try-fjord:
// MIPS
module MIPS(
	input clk,
	input rst_n,
	input cpu_en,
	input [7:0] data_read,
	input ram_send,
	input ram_receive,
	output reg cpu_send,
	output reg cpu_receive,
	output reg cpu_ready,
	output reg [15:0] data_addr,
	output reg [7:0] data_store,
	output reg [1:0] mem_ctrl, 
	output reg done
	);
Size: about 270 flip-flops, about 19000 µm² of cells after synthesis.
export LEC_CHECK = 0
export CAP_MARGIN = 20
export CORE_MARGIN = 3
export CORE_UTILIZATION = 40
export CTS_CLUSTER_DIAMETER = 292
export GPL_ROUTABILITY_DRIVEN = 0
export HOLD_SLACK_MARGIN = 0.07
export SETUP_SLACK_MARGIN = 2.75
export SLEW_MARGIN = 20
export TNS_END_PERCENT = 60
create_clock -name core_clock -period 10.0 [get_ports {clk}]
run.sh (not shown) runs the stock make flow with config.mk's settings and CLKGATE_MAP_FILE=.
Changes in try-maple relative to try-fjord:
- HOLD_SLACK_MARGIN: 0.07 -> unset
- TNS_END_PERCENT: 60 -> unset
- GPL_ROUTABILITY_DRIVEN: 0 -> unset
- CORE_MARGIN: 3 -> 2
- CORE_UTILIZATION: 40 -> 64
- CTS_CLUSTER_DIAMETER: 292 -> unset
- SETUP_SLACK_MARGIN: 2.75 -> unset
- ABC_AREA: unset -> 1
- the clock period (ns, I/O delays scaled along): 10.0 -> 2.46
Layout checks on try-maple: not met. Flow itself completed; violations: negative setup slack. try-maple against try-fjord; placeable core region is down by more than a quarter. Going from try-fjord to try-maple, via count saw an increase; cell-internal power went up 310%.
Changes in try-lagoon relative to try-maple:
- putting CTS_CLUSTER_DIAMETER at 400 where nothing was set
- putting CORE_ASPECT_RATIO at 0.5 where nothing was set
- swapping 64 for 72 in CORE_UTILIZATION
- putting CTS_CLUSTER_SIZE at 97 where nothing was set
- putting PLACE_DENSITY at 0.41 where nothing was set
- putting TNS_END_PERCENT at 20 where nothing was set
- putting SETUP_SLACK_MARGIN at 0.6 where nothing was set
- swapping 2.46 for 2.67 in the clock period (ns, I/O delays scaled along)
[summary]
- Tool error GRT-0232 stopped try-lagoon during global routing; no final results.
- try-maple → try-lagoon: floorplan row count has decreased, die area has decreased, simple-gate share of the synthesized area has remained practically unchanged.
- Effective utilization at floorplan, try-maple and try-lagoon: smaller value in try-maple
## Diff of input files: try-juniper against try-lagoon
- SETUP_SLACK_MARGIN no longer set, was 0.6
- CORE_UTILIZATION now 40, was 72
- CORE_ASPECT_RATIO no longer set, was 0.5
- CTS_CLUSTER_DIAMETER no longer set, was 400
- TNS_END_PERCENT no longer set, was 20
- PLACE_DENSITY no longer set, was 0.41
- CTS_CLUSTER_SIZE no longer set, was 97
- ABC_AREA no longer set, was 1
- the clock period (ns, I/O delays scaled along) now 10.0, was 2.67
Results
Summary of try-juniper over try-lagoon: simple-gate area share of the yosys netlist now smaller; die extent in y now larger. try-lagoon → try-juniper: area share of fa/ha/maj cells after synthesis fell 0.27 points; die size now larger; final estimated routing congestion in global placement went down about 20%. Taking try-lagoon as the reference point, the number of standard-cell rows in the floorplan of try-juniper rises by 98%. In summary, try-juniper completed successfully, with a layout that passed the timing, DRC and antenna checks. From try-lagoon to try-juniper the numbers moved as follows: number of different library cells in the post-synthesis netlist rose by 40; synthesized chip area reported by yosys rose by 870 µm²; number of nets produced by synthesis fell by about 16%.
Setup changes, try-juniper to try-indigo
- a change of CORE_MARGIN from 2 to 4
- an added CTS_CLUSTER_DIAMETER of 292
- an added SETUP_SLACK_MARGIN of 2.75
- an added TNS_END_PERCENT of 60
## What came out
Between try-juniper and try-indigo, final area decreased. Per the comparison of try-indigo with try-juniper, area added between synthesis and finish lost 0.48 points; worst hold slack lost 0.022 ns; total number of vias neither gained nor lost much. try-indigo supports a higher top clock frequency than try-juniper. Diff try-juniper -> try-indigo: part of the total power dissipated in the clock network shows a reduction of 0.9 points, clock period minus final worst setup slack shows a reduction of 0.11 ns. Run comparison: try-indigo type of the worst setup path reg2reg; try-juniper type of the worst setup path in2reg.

---

MIPS again, from the RTL that the note above started with.
Settings: LEC_CHECK=0, ABC_AREA=1, CAP_MARGIN=25, CELL_PAD_IN_SITES_DETAIL_PLACEMENT=2, CELL_PAD_IN_SITES_GLOBAL_PLACEMENT=3, CORE_ASPECT_RATIO=0.81, CORE_MARGIN=7, CORE_UTILIZATION=37, CTS_CLUSTER_SIZE=90, GPL_ROUTABILITY_DRIVEN=1, HOLD_SLACK_MARGIN=0.29, MAX_ROUTING_LAYER=met5, MIN_ROUTING_LAYER=met1, PLACE_DENSITY_LB_ADDON=0.29, SLEW_MARGIN=20, TNS_END_PERCENT=100; clock period 3.15 ns.
The starting point produced a clean layout.
Then changed:
==> flow/config.mk (replaced) <==
export PLATFORM = sky130hd
export DESIGN_NAME = MIPS
export DESIGN_NICKNAME = MIPS
export VERILOG_FILES = /design/flow/design.v
export SDC_FILE = /design/flow/constraint.sdc
export NUM_CORES = 4
export LEC_CHECK = 0
export CAP_MARGIN = 20
export CORE_MARGIN = 2
export CORE_UTILIZATION = 36
export SLEW_MARGIN = 20
==> flow/constraint.sdc (replaced) <==
create_clock -name core_clock -period 11.3 [get_ports {clk}]
set_input_delay 2.2600 -clock core_clock [delete_from_list [all_inputs] [get_ports {clk}]]
set_output_delay 2.2600 -clock core_clock [all_outputs]
set_load 0.01 [all_outputs]
Result: Routed wire length decreases by 29%; global-route usage decreases by 9.1 points; via count decreases by 18%; total power decreases by 72%; sequential cell count does not change; worst hold slack got worse by 0.010 ns.
Then changed:
--- a/flow/config.mk
+++ b/flow/config.mk
@@ -6,6 +6,13 @@
 export NUM_CORES = 4
 export LEC_CHECK = 0
+export ABC_AREA = 1
 export CAP_MARGIN = 20
 export CORE_MARGIN = 2
-export CORE_UTILIZATION = 36
+export CORE_UTILIZATION = 71
+export CTS_CLUSTER_DIAMETER = 224
+export CTS_CLUSTER_SIZE = 37
+export GPL_ROUTABILITY_DRIVEN = 0
+export HOLD_SLACK_MARGIN = -0.09
+export MAX_ROUTING_LAYER = met4
+export SETUP_SLACK_MARGIN = 0.71
 export SLEW_MARGIN = 20
==> flow/constraint.sdc (replaced) <==
create_clock -name core_clock -period 2.71 [get_ports {clk}]
set_input_delay 0.5420 -clock core_clock [delete_from_list [all_inputs] [get_ports {clk}]]
set_output_delay 0.5420 -clock core_clock [all_outputs]
set_load 0.01 [all_outputs]
Effect: With this change the flow died in global routing (5_1_grt). Die size drops by 51%. Area after synthesis goes down by 4.6%. Synthesized cell count rises by 19%.
Then changed:
==> flow/config.mk (replaced) <==
export PLATFORM = sky130hd
export DESIGN_NAME = MIPS
export DESIGN_NICKNAME = MIPS
export VERILOG_FILES = /design/flow/design.v
export SDC_FILE = /design/flow/constraint.sdc
export NUM_CORES = 4
export LEC_CHECK = 0
export ABC_AREA = 1
export CAP_MARGIN = 20
export CORE_MARGIN = 2
export CORE_UTILIZATION = 72
export CTS_CLUSTER_SIZE = 21
export PLACE_DENSITY_LB_ADDON = 0.01
export SETUP_SLACK_MARGIN = 1.76
export SLEW_MARGIN = 20
==> flow/constraint.sdc (replaced) <==
create_clock -name core_clock -period 5.96 [get_ports {clk}]
set_input_delay 1.1920 -clock core_clock [delete_from_list [all_inputs] [get_ports {clk}]]
set_output_delay 1.1920 -clock core_clock [all_outputs]
set_load 0.01 [all_outputs]
With this change the flow completed with no timing, DRC or antenna violations.
Die size is lower by 1.4%.
Synthesized area is unchanged.
Synthesized cell count does not change.

---

Starting RTL as in the previous note.
## MIPS
module MIPS(
	input clk,
	input rst_n,
	input cpu_en,
	input [7:0] data_read,
	input ram_send,
	input ram_receive,
	output reg cpu_send,
	output reg cpu_receive,
	output reg cpu_ready,
	output reg [15:0] data_addr,
	output reg [7:0] data_store,
	output reg [1:0] mem_ctrl, 
	output reg done
	);
Settings: LEC_CHECK=0, ABC_AREA=1, CAP_MARGIN=15, CELL_PAD_IN_SITES_DETAIL_PLACEMENT=0, CORE_MARGIN=7, CORE_UTILIZATION=68, GPL_ROUTABILITY_DRIVEN=0, HOLD_SLACK_MARGIN=0.29, MIN_ROUTING_LAYER=met1, PLACE_DENSITY_LB_ADDON=0.24, SETUP_SLACK_MARGIN=0.61, SLEW_MARGIN=20, TNS_END_PERCENT=5; clock period 3.43 ns.
The first run completed with no timing, DRC or antenna violations.
Change:
- ABC_AREA: 1 -> 0
- CORE_UTILIZATION: 68 -> 65
- GPL_ROUTABILITY_DRIVEN: 0 -> 1
- HOLD_SLACK_MARGIN: 0.29 -> not set
- TNS_END_PERCENT: 5 -> 100
After rerunning: The changed run completed without violations; non-clock buffer count grows by 127; power shrinks by about 0.8%; worst setup slack loses 0.21 ns; clock-buffer cell count grows by 3; hold slack loses 0.0061 ns; area after synthesis grows by 4.8%; routed wire length grows by 7.9%; cell count shrinks by about 10%; flip-flop count stays the same; sequential share of layout area shrinks by 3.1 points.
Change:
- ABC_AREA: 0 -> not set
- CAP_MARGIN: 15 -> 20
- CELL_PAD_IN_SITES_DETAIL_PLACEMENT: 0 -> not set
- CORE_MARGIN: 7 -> 2
- CORE_UTILIZATION: 65 -> 32
- GPL_ROUTABILITY_DRIVEN: 1 -> not set
- MIN_ROUTING_LAYER: met1 -> not set
- PLACE_DENSITY_LB_ADDON: 0.24 -> not set
- SETUP_SLACK_MARGIN: 0.61 -> not set
- SLEW_MARGIN: 20 -> 5
- TNS_END_PERCENT: 100 -> not set
- clock period: 3.43 -> 10.0 ns (I/O delays scaled with it)
The new run ran to the end with no violations. Worst setup slack gains 5.5 ns. Area after synthesis is unchanged. Utilization went down by 42 points. Power drops by 63%.
Change:
- CAP_MARGIN: 20 -> 40
- CELL_PAD_IN_SITES_GLOBAL_PLACEMENT: not set -> 2
- CORE_ASPECT_RATIO: not set -> 0.96
- GPL_TIMING_DRIVEN: not set -> 1
- MAX_ROUTING_LAYER: not set -> met4
- MIN_ROUTING_LAYER: not set -> met2
- PLACE_DENSITY_LB_ADDON: not set -> 0.23
- SLEW_MARGIN: 5 -> 0
After rerunning:
- worst setup slack gets worse by 0.56 ns
- die area hardly moves
- clock-buffer cell count goes up by 16
- critical path depth came out lower by 2
- core utilization goes up by 0.23 points
- sequential share of layout area came out lower by 0.39 points
- combinational power increases by about 17%
- wire length came out higher by 23%
- power climbs by about 3.4%
- global-route usage went up by 22 points

---

MIPS again, from the RTL that the note above started with.
export LEC_CHECK = 0
export ABC_AREA = 1
export CAP_MARGIN = 25
export CELL_PAD_IN_SITES_DETAIL_PLACEMENT = 2
export CELL_PAD_IN_SITES_GLOBAL_PLACEMENT = 1
export CORE_ASPECT_RATIO = 0.81
export CORE_MARGIN = 3
export CORE_UTILIZATION = 22
export CTS_CLUSTER_SIZE = 90
export GPL_ROUTABILITY_DRIVEN = 1
export HOLD_SLACK_MARGIN = 0.29
export MAX_ROUTING_LAYER = met5
export MIN_ROUTING_LAYER = met1
export PLACE_DENSITY_LB_ADDON = 0.29
export SLEW_MARGIN = 20
export TNS_END_PERCENT = 100
create_clock -name core_clock -period 3.15 [get_ports {clk}]
Next try:
- CAP_MARGIN: 25 -> 20
- CELL_PAD_IN_SITES_DETAIL_PLACEMENT: 2 -> unset
- CELL_PAD_IN_SITES_GLOBAL_PLACEMENT: 1 -> unset
- CORE_ASPECT_RATIO: 0.81 -> unset
- CORE_MARGIN: 3 -> 2
- CORE_UTILIZATION: 22 -> 70
- CTS_CLUSTER_SIZE: 90 -> unset
- GPL_ROUTABILITY_DRIVEN: 1 -> unset
- HOLD_SLACK_MARGIN: 0.29 -> unset
- MAX_ROUTING_LAYER: met5 -> unset
- MIN_ROUTING_LAYER: met1 -> unset
- PLACE_DENSITY_LB_ADDON: 0.29 -> unset
- TNS_END_PERCENT: 100 -> unset
- clock period: 3.15 -> 2.74 ns (I/O delays scaled with it)
The changed run completed, yet does not pass: negative setup slack.
Final area goes down by about 3.6%.
Register-to-register slack is worse by 0.23 ns.
Combinational power goes up by about 7%.
Critical path depth goes down by 7.
First-iteration DRC count goes up to 2.6 times its value.
Wire length goes down by 25%.
Area after synthesis stays the same.
Clock skew goes up by 0.0087 ns.

---

## yarrow
The RTL this note starts from:
==> flow/design.v <==
module MIPS(
	input clk,
	input rst_n,
	input cpu_en,
	input [7:0] data_read,
	input ram_send,
	input ram_receive,
	output reg cpu_send,
	output reg cpu_receive,
	output reg cpu_ready,
	output reg [15:0] data_addr,
	output reg [7:0] data_store,
	output reg [1:0] mem_ctrl, 
	output reg done
	);
	reg [15:0] R [7:0]; 
	reg [15:0] PC,IR;
	reg [3:0] OP;
	reg [2:0] funct; 
	reg [2:0] state,next_state;
	parameter IDLE = 3'b000,
				 IF = 3'b001,
				 ID = 3'b010,
				 EX = 3'b011,
				 MEM = 3'b100,
				 WB = 3'b101;
	always@(posedge clk)
	begin
		if(~(rst_n&cpu_en))
		begin
			state <= IDLE;
		end
		else
		begin
			case(next_state)
				IDLE:state <= IDLE;
				IF:state <= IF;
				ID:state <= ID;
				EX:state <= EX;
				MEM:state <= MEM;
				WB:state <= WB;
				default:state <= state;
			endcase
		end
	end
	reg [15:0] rs,rt;
	reg [5:0] im;
	reg [11:0] addr;
	reg [15:0] temp;
	reg [1:0] read_cnt;
	reg [1:0] write_cnt;
	reg delay_cnt;
	reg delay_en;
	always@(posedge clk) 
	begin
		if(~(rst_n&cpu_en))
		begin
			cpu_ready <= 1'b0;
			delay_cnt <= 1'b0;
		end
		else if(delay_en)
		begin
			if(delay_cnt)
				cpu_ready <= 1'b0; 
			else
			begin
				cpu_ready <= 1'b1;
				delay_cnt <= 1'b1;
			end
		end
		else
		begin
			cpu_ready <= 1'b0;
			delay_cnt <= 1'b0;
		end
	end
	wire [15:0]PC_1;
	assign PC_1 = PC + 16'd2;
	always@(posedge clk)
	begin
		if(~(rst_n&cpu_en))
		begin
			{R[0],R[1],R[2],R[3],R[4],R[5],R[6],R[7]} <= 128'd0;
			{PC,IR} <= 32'd0;
			{rs,rt} <= 32'd0;
			im <= 6'd0;
			addr <= 12'd0;
			temp <= 16'd0;
			{cpu_receive,cpu_send} <= 2'b00;
			next_state <= IDLE;
			data_addr <= 16'd0;
			data_store <= 8'd0;
			OP <= 4'd0;
			IR <= 16'd0;
			funct <= 3'd0;
			delay_en <= 1'b0;
			done <= 1'b0;
			mem_ctrl <= 2'd0; 
			read_cnt <= 2'd0;
			write_cnt <= 2'd0;
		end
		else
		begin
			case(state)
				IDLE:
				begin
					done <= 1'b0;
					next_state <= IF;
					read_cnt <= 2'd0;
					write_cnt <= 2'd0;
					{cpu_receive,cpu_send} <= 2'b00;
					mem_ctrl <= 2'b00; 
				end
				IF:
				begin
					mem_ctrl <= 2'b10; 
					{cpu_receive,cpu_send} <= 2'b00; 
					if(read_cnt == 2'd0)
					begin
						data_addr <= PC;
						delay_en <= 1'b1;
						if(cpu_receive && ram_send) 
						begin
							cpu_receive <= 1'b0;
							delay_en <= 1'b0;
							read_cnt <= 2'd1;
						end
						else if(ram_send) 
						begin
							IR[15:8] <= data_read;
							if(IR[15:8] == data_read)
								cpu_receive <= 1'b1;
							else
								cpu_receive <= 1'b0;
						end
						else
						begin
							IR[15:8] <= IR[15:8];
							read_cnt <= 2'd0;
						end
					end
					else if(read_cnt == 2'd1)
					begin
						data_addr <= PC + 16'd1;
						delay_en <= 1'b1;
						if(cpu_receive && ram_send) 
						begin
							cpu_receive <= 1'b0;
							delay_en <= 1'b0;
							read_cnt <= 2'd2;
						end
						else if(ram_send) 
						begin
							IR[7:0] <= data_read;
							if(IR[7:0] == data_read)
								cpu_receive <= 1'b1;
							else
								cpu_receive <= 1'b0;
						end
						else
						begin
							IR[7:0] <= IR[7:0];
							read_cnt <= 2'd1;
						end
					end
					else if(read_cnt == 2'd2)
					begin
						next_state <= ID;
						PC <= PC + 16'd2;
						read_cnt <= 2'd0;
						mem_ctrl <= 2'b00; 
						{cpu_receive,cpu_send} <= 2'b00;
					end
					else
					begin
						next_state <= IF;
						PC <= PC;
					end
				end
				ID:
				begin
					OP <= IR[15:12];
					case(IR[11:9])
						3'd0:rs <= R[0];
						3'd1:rs <= R[1];
						3'd2:rs <= R[2];
						3'd3:rs <= R[3];
						3'd4:rs <= R[4];
						3'd5:rs <= R[5];
						3'd6:rs <= R[6];
						3'd7:rs <= R[7];
						default:rs <= 16'd0;
					endcase
					case(IR[8:6])
						3'd0:rt <= R[0];
						3'd1:rt <= R[1];
						3'd2:rt <= R[2];
						3'd3:rt <= R[3];
						3'd4:rt <= R[4];
						3'd5:rt <= R[5];
						3'd6:rt <= R[6];
						3'd7:rt <= R[7];
						default:rt <= 16'd0;
					endcase
					funct <= IR[2:0];
					im <= IR[5:0];
					addr <= IR[11:0];
					next_state <= EX;
				end
				EX:
				begin
					if(OP == 4'b0000) 
					begin
						case(funct)
							3'b000,3'b001:temp <= rs + rt; 
							3'b010,3'b011:temp <= rs - rt; 
							3'b100:temp <= (rs < rt) ? 16'd1:16'd0; 
							3'b101:temp <= rs & rt; 
							3'b110:temp <= rs | rt; 
							3'b111:PC <= rs; 
							default:temp <= 16'd0;
						endcase
					end
					else if(OP[3]) 
					begin
						case(OP)
							4'b1000:temp <= rs + {10'd0,im}; 
							4'b1001:temp <= rs - {10'd0,im}; 
							4'b1010:temp <= rs & {10'd0,im}; 
							4'b1011:temp <= rs | {10'd0,im}; 
							4'b1110:PC <= (rs==rt) ? (PC+16'd2+im<<1):PC; 
							4'b1111:PC <= (rs!=rt) ? (PC+16'd2+im<<1):PC; 
							default:temp <= 16'd0;
						endcase
					end
					else if(OP[2]) 
					begin
						if(OP == 4'b0100) 
							PC <= {PC_1[15:12],addr};
						else if(OP == 4'b0101) 
						begin
							R[7] <= PC;
							PC <= {PC_1[15:12],addr};
						end
					end
					else
						next_state <= IDLE;
					next_state <= MEM;
					read_cnt <= 2'd0;
					write_cnt <= 2'd0;
					data_addr <= 16'd0;
				end
				MEM:
				begin
					case(OP)
						4'b1100: 
							begin
								mem_ctrl <= 2'b10; 
								{cpu_receive,cpu_send} <= 2'b00; 
								if(read_cnt == 2'd0)
								begin
									data_addr <= rs + {10'd0,im};
									delay_en <= 1'b1;
									if(cpu_receive && ram_send) 
									begin
										cpu_receive <= 1'b0;
										delay_en <= 1'b0;
										read_cnt <= 2'd1;
									end
									else if(ram_send) 
									begin
										temp[15:8] <= data_read;
										if(temp[15:8] == data_read)
											cpu_receive <= 1'b1;
										else
											cpu_receive <= 1'b0;
									end
									else
									begin
										temp[15:8] <= temp[15:8];
										read_cnt <= 2'd0;
									end
								end
								else if(read_cnt == 2'd1)
								begin
									data_addr <= rs + {10'd0,im} + 16'd1;
									delay_en <= 1'b1;
									if(cpu_receive && ram_send) 
									begin
										cpu_receive <= 1'b0;
										delay_en <= 1'b0;
										read_cnt <= 2'd2;
									end
									else if(ram_send) 
									begin
										temp[7:0] <= data_read;
										if(temp[7:0] == data_read)
											cpu_receive <= 1'b1;
										else
											cpu_receive <= 1'b0;
									end
									else
									begin
										temp[7:0] <= temp[7:0];
										read_cnt <= 2'd1;
									end
								end
								else if(read_cnt == 2'd2)
								begin
									next_state <= WB;
									read_cnt <= 2'd0;
									mem_ctrl <= 2'b00; 
									{cpu_receive,cpu_send} <= 2'b00;
								end
								else
								begin
									next_state <= MEM;
									temp <= temp;
								end
							end
						4'b1101: 
							begin
								mem_ctrl <= 2'b01; 
								{cpu_receive,cpu_send} <= 2'b00; 
								if(write_cnt == 2'd0)
								begin
									data_addr <= rs + {10'd0,im};
									data_store <= rt[15:8];
									if(cpu_send && ram_receive)
									begin
										cpu_send <= 1'b0;
										write_cnt <= 2'd1;
									end
									else if(data_store == rt[15:8])
										cpu_send <= 1'b1;
									else
									begin
										cpu_send <= 1'b0;
										write_cnt <= 2'd0;
									end
								end
								else if(write_cnt == 2'd1)
								begin
									data_addr <= rs + {10'd0,im} + 16'd1;
									data_store <= rt[7:0];
									if(cpu_send && ram_receive)
									begin
										cpu_send <= 1'b0;
										write_cnt <= 2'd2;
									end
									else if(data_store == rt[7:0])
										cpu_send <= 1'b1;
									else
									begin
										cpu_send <= 1'b0;
										write_cnt <= 2'd1;
									end
								end
								else if(write_cnt == 2'd2)
								begin
									next_state <= WB;
									write_cnt <= 2'd0;
									mem_ctrl <= 2'b00; 
									{cpu_receive,cpu_send} <= 2'b00;
								end
								else
								begin
									next_state <= MEM;
									write_cnt <= write_cnt;
								end
							end
						default:
							begin
								mem_ctrl <= 2'b00; 
								temp <= temp;
								data_store <= 8'd0;
								data_addr <= 8'd0;
								next_state <= WB;
							end
					endcase
				end
				WB:
				begin
					if(OP == 4'b0000) 
					begin
						case(IR[5:3])
							3'd0:R[0] <= temp;
							3'd1:R[1] <= temp;
							3'd2:R[2] <= temp;
							3'd3:R[3] <= temp;
							3'd4:R[4] <= temp;
							3'd5:R[5] <= temp;
							3'd6:R[6] <= temp;
							3'd7:R[7] <= temp;
						endcase
					end
					else if(OP[3]) 
					begin
						if((OP[3:2] == 2'b10) | (OP == 4'b1100)) 
						begin
							case(IR[8:6])
								3'd0:R[0] <= temp;
								3'd1:R[1] <= temp;
								3'd2:R[2] <= temp;
								3'd3:R[3] <= temp;
								3'd4:R[4] <= temp;
								3'd5:R[5] <= temp;
								3'd6:R[6] <= temp;
								3'd7:R[7] <= temp;
							endcase
						end
					end
					else 
						{R[0],R[1],R[2],R[3],R[4],R[5],R[6],R[7]} <= {R[0],R[1],R[2],R[3],R[4],R[5],R[6],R[7]};
					done <= 1'b1;
					next_state <= IDLE;
				end
			endcase
		end
	end
endmodule
Settings: LEC_CHECK=0, ABC_AREA=1, CAP_MARGIN=20, CORE_MARGIN=2, CORE_UTILIZATION=71, CTS_CLUSTER_DIAMETER=224, CTS_CLUSTER_SIZE=37, GPL_ROUTABILITY_DRIVEN=0, MAX_ROUTING_LAYER=met4, PLACE_DENSITY_LB_ADDON=0.07, SETUP_SLACK_MARGIN=0.77, SLEW_MARGIN=20; clock period 2.71 ns.
yarrow did not finish; a tool error ended it in global routing (5_1_grt).
Input-level comparison between garnet and yarrow:
Settings: TNS_END_PERCENT now 100, previously not set; CELL_PAD_IN_SITES_DETAIL_PLACEMENT now 0, previously not set; HOLD_SLACK_MARGIN now -0.08, previously not set; MIN_ROUTING_LAYER now met1, previously not set; PLACE_DENSITY_LB_ADDON no longer set, was 0.07; SETUP_SLACK_MARGIN now 0.25, was 0.77; CTS_CLUSTER_SIZE now 15, was 37; CTS_CLUSTER_DIAMETER now 202, was 224; CAP_MARGIN now 40, was 20; PLACE_DENSITY now 0.65, previously not set; the clock period (ns, I/O delays scaled along) now 2.72, was 2.71.
Changes observed in garnet relative to yarrow: detailed placement HPWL higher; AND-OR/OR-AND share of the synthesized area stayed essentially flat; adder-cell share of the synthesized area shows no meaningful change; count of instances resized after the clock tree is built fell by 306; number of CTS-inserted buffers picked up an extra 11. yarrow -> garnet: number of different library cells in the post-synthesis netlist delta 0, exact match. [garnet vs yarrow] instance area at placement: lower in garnet. The number of buffers inserted to repair setup after CTS number comes out lower for garnet vs yarrow. garnet finished all stages; layout check result: FAIL, due to negative setup slack. Compared with yarrow, garnet shows a post-place setup slack that is 0.061 ns lower. As far as fraction of registers with async set or reset after synthesis goes, yarrow and garnet are indistinguishable; the numbers are identical. As far as chip footprint goes, yarrow and garnet are indistinguishable; the numbers are identical.
Setup changes, garnet to harbor
Settings: CTS_CLUSTER_DIAMETER: 202 -> unset; TNS_END_PERCENT: 100 -> unset; CTS_CLUSTER_SIZE: 15 -> unset; HOLD_SLACK_MARGIN: -0.08 -> unset; SETUP_SLACK_MARGIN: 0.25 -> unset; CELL_PAD_IN_SITES_DETAIL_PLACEMENT: 0 -> unset; ABC_AREA: 1 -> unset; GPL_ROUTABILITY_DRIVEN: 0 -> unset; CORE_UTILIZATION: 71 -> 23; MAX_ROUTING_LAYER: met4 -> unset; PLACE_DENSITY: 0.65 -> unset; MIN_ROUTING_LAYER: met1 -> unset; CAP_MARGIN: 40 -> 20; the clock period (ns, I/O delays scaled along): 2.72 -> 4.36.
## What came out
harbor finished every stage and its layout cleared the timing, DRC and antenna checks.
Multi-input gate area in the final layout: lower on garnet
Relative to garnet, the multiplexer share of the synthesized area of harbor is higher by 15 points.
Between harbor and garnet, pre-CTS setup slack is higher for harbor, garnet comes in under that.
In the route summary, harbor ends up with a via count below that of garnet.
[compare] base=garnet new=harbor: clock power now sits higher, final cell area excluding filler cells has increased, final cell count grew by about 5%, wire length of the first global-routing pass rose by about 0.8%.
The cell type of the slowest stage on the worst timing path comes out sky130_fd_sc_hd__nor4_1 in one run and sky130_fd_sc_hd__dfxtp_2 in the other, namely in harbor and garnet respectively.
Changes in ember relative to harbor:
Settings: swapping 23 for 40 in CORE_UTILIZATION.
Results
Run comparison: ember top metal layer carrying routed signals met4; harbor top metal layer carrying routed signals met5
On final-layout worst hold slack, ember and harbor are neck and neck.
Taking harbor as the reference, in ember maximum vdd ir drop has increased, fraction of standard cell area that is sequential rose 0.89 points, number of gates on the worst path with buffers counted fell by 2.
harbor has higher total wire length than ember.
Sum of net half-perimeters after detailed placement (higher): harbor
Changes in xenon relative to ember:
Settings: CAP_MARGIN changed from 20 to 40; GPL_TIMING_DRIVEN newly set to 1; SLEW_MARGIN changed from 20 to 5; PLACE_DENSITY_LB_ADDON newly set to 0.09; CORE_UTILIZATION changed from 40 to 32; CORE_ASPECT_RATIO newly set to 0.96; the clock period (ns, I/O delays scaled along) changed from 4.36 to 10.0.
==> results <==
Changes observed in xenon relative to ember: chip footprint went up about 25%; sum of internal, switching and leakage power has decreased; power attributed to combinational cells went down; total number of placement rows increased by 8 relative to the old numbers; slew at the pin closest to its max-slew limit moved down. Summary: with ember as the reference, via count of the routed design in xenon moved down by a few percent. Compared to ember, xenon has hold slack 0.0064 ns lower. xenon: worst relative slew slack higher than ember. Summary of xenon over ember: cell depth of the worst setup path now larger; cell area after layout now larger.
Power is estimated from default activity; no workload was simulated.
